==> inputs of 10-13 <==
// Top
module Top(clk, rst, Trig, Echo, distance, sel);
input clk, rst, Echo;
output Trig;
output [6:0] distance;
output [3:0] sel;
wire [19:0] dis;
wire [1:0] state;
wire clk_1k;
counter_1000 u3(.clk(clk), .rst(rst), .clkout(clk_1k), .statechange(state));
TrigSignal u1(.clk_1m(clk), .rst(rst), .trig(Trig));
PosCounter u2(.clk_1m(clk), .rst(rst), .echo(Echo), .dis_count(dis));
Showdigit u4(.in(dis),.LED_activating_counter(state),.out1(distance[6:0]),.out2(sel[3:0]));
endmodule  
Settings: LEC_CHECK=0, ABC_AREA=1, CAP_MARGIN=20, CORE_MARGIN=2, CORE_UTILIZATION=68, CTS_CLUSTER_DIAMETER=374, CTS_CLUSTER_SIZE=39, PLACE_DENSITY=0.6, SLEW_MARGIN=20; clock period 903.0 ns.
run.sh (not shown) runs the stock make flow with config.mk's settings and CLKGATE_MAP_FILE=.
==> 06-22: changes against 10-13 <==
==> flow/config.mk (replaced) <==
export PLATFORM = sky130hd
export DESIGN_NAME = Top
export DESIGN_NICKNAME = Top
export VERILOG_FILES = /design/flow/design.v
export SDC_FILE = /design/flow/constraint.sdc
export NUM_CORES = 4
export LEC_CHECK = 0
export ABC_AREA = 1
export CAP_MARGIN = 40
export CORE_MARGIN = 2
export CORE_UTILIZATION = 72
export CTS_CLUSTER_SIZE = 13
export PLACE_DENSITY_LB_ADDON = 0.28
export SLEW_MARGIN = 20
==> flow/constraint.sdc (replaced) <==
create_clock -name core_clock -period 163.0 [get_ports {clk}]
set_input_delay 32.6000 -clock core_clock [delete_from_list [all_inputs] [get_ports {clk}]]
set_output_delay 32.6000 -clock core_clock [all_outputs]
set_load 0.01 [all_outputs]
==> notes <==
- 10-13 completed with no timing, DRC or antenna violations. 06-22 completed with no timing, DRC or antenna violations.
- Of 10-13 and 06-22, 06-22 has the higher first-iteration DRC count (gap 19%, measured against 06-22).
- Synthesized cell count is the same in 10-13 and 06-22.
- Of 10-13 and 06-22, 10-13 has the higher hold slack (gap 6.0 ps).
- Of 06-22 and 10-13, 10-13 has the higher wire length (gap about 4.4%, measured against 10-13).
- Of 10-13 and 06-22, 10-13 has the higher setup slack (gap 590000 ps).
- In synthesized area, 10-13 and 06-22 do not differ.

---

==> job 2205 <==
Starting RTL as in the previous note.
clock: 1000.0 ns
lec_check: 0
cap_margin: 10
cell_pad_in_sites_detail_placement: 0
cell_pad_in_sites_global_placement: 3
core_aspect_ratio: 0.87
core_margin: 2
core_utilization: 61
gpl_timing_driven: 0
hold_slack_margin: 0.19
max_routing_layer: met4
place_density: 0.6
slew_margin: 15
==> job 4253: changes against job 2205 <==
Settings changed: ABC_AREA from default to 1, CAP_MARGIN 10 to 35, CELL_PAD_IN_SITES_DETAIL_PLACEMENT 0 to default, CELL_PAD_IN_SITES_GLOBAL_PLACEMENT 3 to default, CORE_ASPECT_RATIO 0.87 to default, CORE_UTILIZATION 61 to 72, CTS_CLUSTER_SIZE from default to 13, GPL_TIMING_DRIVEN 0 to default, HOLD_SLACK_MARGIN 0.19 to 0.29, MAX_ROUTING_LAYER met4 to default, PLACE_DENSITY 0.6 to default, PLACE_DENSITY_LB_ADDON from default to 0.28, SLEW_MARGIN 15 to 20.
==> flow/constraint.sdc (replaced) <==
create_clock -name core_clock -period 163.0 [get_ports {clk}]
set_input_delay 32.6000 -clock core_clock [delete_from_list [all_inputs] [get_ports {clk}]]
set_output_delay 32.6000 -clock core_clock [all_outputs]
set_load 0.01 [all_outputs]
==> job 564: changes against job 2205 <==
Settings changed: CAP_MARGIN 10 to 20, CELL_PAD_IN_SITES_DETAIL_PLACEMENT 0 to default, CELL_PAD_IN_SITES_GLOBAL_PLACEMENT 3 to default, CORE_ASPECT_RATIO 0.87 to default, CORE_UTILIZATION 61 to 40, GPL_TIMING_DRIVEN 0 to default, HOLD_SLACK_MARGIN 0.19 to default, MAX_ROUTING_LAYER met4 to default, SETUP_SLACK_MARGIN from default to -2.0, SLEW_MARGIN 15 to 20.
==> flow/constraint.sdc (replaced) <==
create_clock -name core_clock -period 293.0 [get_ports {clk}]
set_input_delay 58.6000 -clock core_clock [delete_from_list [all_inputs] [get_ports {clk}]]
set_output_delay 58.6000 -clock core_clock [all_outputs]
set_load 0.01 [all_outputs]
==> flow_summary.ini <==
; flow metrics
[floorplanning]
dieArea_um2 = 47500
die_y_um = 203
fp.dieW_um = 233
initial_utilization_pct = 61.4
rows = 73

[synthesis]
ys_chip_area_um2 = 27900
syn_area_um2 = 27900
compound_area_share_pct = 33.8
ys_sh_xor_pct = 6.88
synth.top_cell.area_share_pct = 13.2
area_leaders = ha_1 13%, nor2_1 6.6%, dfxtp_1 6.5%, a21oi_1 5.1%, o21a_1 4.6%
simple_gate_area_share_pct = 28.5
avgSynthCellArea_um2 = 6.99
synth.mux.area_fraction_pct = 4.25

[run_status]
firstError = [ERROR GPL-0301] Utilization 139.420 % exceeds 100%.
status = did not finish
failing_step = global placement without I/O (3_1_place_gp_skip_io)
(the above is from job 2205)
==> flow_summary.ini <==
; synthesis and place-and-route metrics
[synthesis]
compound_area_share_pct = 33.8
synth.mux.area_fraction_pct = 4.25
synth.top_cell.area_share_pct = 13.2
syn_area_um2 = 27900
avgSynthCellArea_um2 = 6.99
ys_sh_xor_pct = 6.88
area_leaders = ha_1 13%, nor2_1 6.6%, dfxtp_1 6.5%, a21oi_1 5.1%, o21a_1 4.6%
ys_chip_area_um2 = 27900

[floorplanning]
fp.dieW_um = 268
dieArea_um2 = 71900
rows = 96
initial_utilization_pct = 40.5
die_y_um = 268

[run_status]
status = finished clean

[sta]
setup_ws_ns = 143.88
(the above is from job 564)
==> flow_summary.ini <==
; synthesis and place-and-route metrics
[synthesis]
avgSynthCellArea_um2 = 6.20
synth.top_cell.area_share_pct = 13.3
ys_sh_xor_pct = 7.23
syn_area_um2 = 32000
ys_chip_area_um2 = 32000
area_leaders = nand2_1 13%, ha_1 12%, inv_1 8.9%, nand3_1 6.1%, dfxtp_1 5.6%
compound_area_share_pct = 13.2
simple_gate_area_share_pct = 47.4

[run_status]
status = finished clean

[floorplanning]
rows = 77
initial_utilization_pct = 72.7
die_y_um = 215
dieArea_um2 = 46100
(the above is from job 4253)

---

==> run H <==
==> flow/design.v <==
module counter_1000(clk,rst,clkout,statechange);
input clk,rst;
output clkout;
output [1:0] statechange;
reg clkout;
reg [9:0] flag1;
reg [1:0] statechange;
always @(posedge clk) 
begin   
    if(rst)
        begin
            flag1<=0;
            clkout<=1'b1;
        end
	else if(flag1<500) 
		begin
			flag1<=flag1+1;
			clkout<=1'b1;
		end 
	else if(flag1<1000)
		begin
			flag1<=flag1+1;
			clkout<=1'b0;
        end
    else if(flag1==1000)
        begin
            flag1<=0;
            clkout<=1'b1;
		end
end
always @(posedge clk)
begin 
    if(rst)
        statechange <= 0;
    else if(flag1==1000)
    begin
        if(statechange<3)
            statechange <= statechange + 1;
        else
            statechange <= 0;
    end
end
endmodule
module TrigSignal(clk_1m,rst,trig);
input clk_1m,rst;
output trig;
reg trig;
reg [16:0]flag1;
always @(posedge clk_1m) 
begin   
    if(rst)
        begin
            flag1<=0;
            trig<=1'b0;
        end
	else if(flag1<15) 
		begin
			flag1<=flag1+1;
			trig<=1'b1;
		end 
	else if(flag1<100000)
		begin
			flag1<=flag1+1;
			trig<=1'b0;
        end
    else if(flag1==100000)
        begin
            flag1<=0;
            trig<=1'b0;
		end
end
endmodule 
module PosCounter(clk_1m,rst,echo,dis_count);
input clk_1m,rst,echo;
output [19:0] dis_count;
reg [19:0] dis_count;
reg [19:0] count;
reg [19:0] countfinal;
always@(posedge clk_1m)
begin 
    if(rst)
    begin
        dis_count <= 0;
        count <= 0;
        countfinal <= 0;
    end
    else if(echo == 1'b1)
    begin
        count <= count+1;
        countfinal <= count;
    end
    else 
    begin
        dis_count <= countfinal *120 >> 6;
        count <= 0;
    end
end 
endmodule  
module Showdigit(in,LED_activating_counter,out1,out2);
input [19:0] in;
input [1:0] LED_activating_counter;
output reg [6:0] out1;
output reg [3:0] out2;
reg [3:0] outnumber;
always @(*)
begin
    case(LED_activating_counter)
    2'b00: 
    begin
        out2 = 4'b0111; 
        outnumber = (in / 10000)%10; 
    end
    2'b01: 
    begin
        out2 = 4'b1011; 
        outnumber = (in / 1000)%10; 
    end
    2'b10: 
    begin
        out2 = 4'b1101; 
        outnumber = ((in / 100)%10); 
    end
    2'b11: 
    begin
        out2 = 4'b1110; 
        outnumber = ((in / 10)%10); 
    end
    default: begin out2 = 4'b1111; outnumber = 4'b0000; end
    endcase
end
always@(*)
begin
    case(outnumber)
    4'b0000: out1 = 7'b0000001;  
    4'b0001: out1 = 7'b1001111;  
    4'b0010: out1 = 7'b0010010;  
    4'b0011: out1 = 7'b0000110;  
    4'b0100: out1 = 7'b1001100;  
    4'b0101: out1 = 7'b0100100;  
    4'b0110: out1 = 7'b0100000;  
    4'b0111: out1 = 7'b0001111;  
    4'b1000: out1 = 7'b0000000;  
    4'b1001: out1 = 7'b0000100;  
    default: out1 = 7'b0000001;  
    endcase
end
endmodule  
module Top(clk, rst, Trig, Echo, distance, sel);
input clk, rst, Echo;
output Trig;
output [6:0] distance;
output [3:0] sel;
wire [19:0] dis;
wire [1:0] state;
wire clk_1k;
counter_1000 u3(.clk(clk), .rst(rst), .clkout(clk_1k), .statechange(state));
TrigSignal u1(.clk_1m(clk), .rst(rst), .trig(Trig));
PosCounter u2(.clk_1m(clk), .rst(rst), .echo(Echo), .dis_count(dis));
Showdigit u4(.in(dis),.LED_activating_counter(state),.out1(distance[6:0]),.out2(sel[3:0]));
endmodule  
==> flow/run.sh <==
#!/bin/bash
# the make line also repeats each setting of config.mk as NAME=value (left out here)
make -C /OpenROAD-flow-scripts/flow DESIGN_CONFIG=/design/flow/config.mk WORK_HOME=/design/flow/orfs CLKGATE_MAP_FILE= finish
==> flow/config.mk <==
export PLATFORM = sky130hd
export DESIGN_NAME = Top
export DESIGN_NICKNAME = Top
export VERILOG_FILES = /design/flow/design.v
export SDC_FILE = /design/flow/constraint.sdc
export NUM_CORES = 4
export LEC_CHECK = 0
export ABC_AREA = 1
export CAP_MARGIN = 20
export CORE_MARGIN = 2
export CORE_UTILIZATION = 68
export CTS_CLUSTER_DIAMETER = 374
export CTS_CLUSTER_SIZE = 40
export PLACE_DENSITY = 0.6
export SLEW_MARGIN = 20
==> flow/constraint.sdc <==
create_clock -name core_clock -period 903.0 [get_ports {clk}]
set_input_delay 180.6000 -clock core_clock [delete_from_list [all_inputs] [get_ports {clk}]]
set_output_delay 180.6000 -clock core_clock [all_outputs]
set_load 0.01 [all_outputs]
==> run D: changes against run H <==
==> flow/config.mk (replaced) <==
export PLATFORM = sky130hd
export DESIGN_NAME = Top
export DESIGN_NICKNAME = Top
export VERILOG_FILES = /design/flow/design.v
export SDC_FILE = /design/flow/constraint.sdc
export NUM_CORES = 4
export LEC_CHECK = 0
export CAP_MARGIN = 35
export CORE_MARGIN = 2
export CORE_UTILIZATION = 72
export CTS_CLUSTER_DIAMETER = 41
export HOLD_SLACK_MARGIN = -0.1
export MAX_ROUTING_LAYER = met4
export PLACE_DENSITY = 0.91
export SLEW_MARGIN = 20
export TNS_END_PERCENT = 40
==> flow/constraint.sdc (replaced) <==
create_clock -name core_clock -period 704.0 [get_ports {clk}]
set_input_delay 140.8000 -clock core_clock [delete_from_list [all_inputs] [get_ports {clk}]]
set_output_delay 140.8000 -clock core_clock [all_outputs]
set_load 0.01 [all_outputs]
==> flow_summary_export.csv <==
group,metric,value,unit
status,outcome,"timing/DRC/antenna clean",
yosys,yosysUniqueCellTypes,128,
layout,buffer_area_share,1.34,%
yosys,mux_area_share,4.25,%
yosys,synth.avg_cell_area,6.99,µm²
worst_setup_path,worst-path-stages,385,
layout,clk_share,1.05,%
The numbers above come from run D.

==> flow_summary_export.csv <==
group,metric,value,unit
yosys,synth.avg_cell_area,6.20,µm²
status,outcome,"timing/DRC/antenna clean",
layout,buffer_area_share,0.660,%
timing,hold_ws,0.457,ns
layout,clk_share,0.986,%
yosys,mux_area_share,0.0352,%
yosys,yosysUniqueCellTypes,93,
The numbers above come from run H.

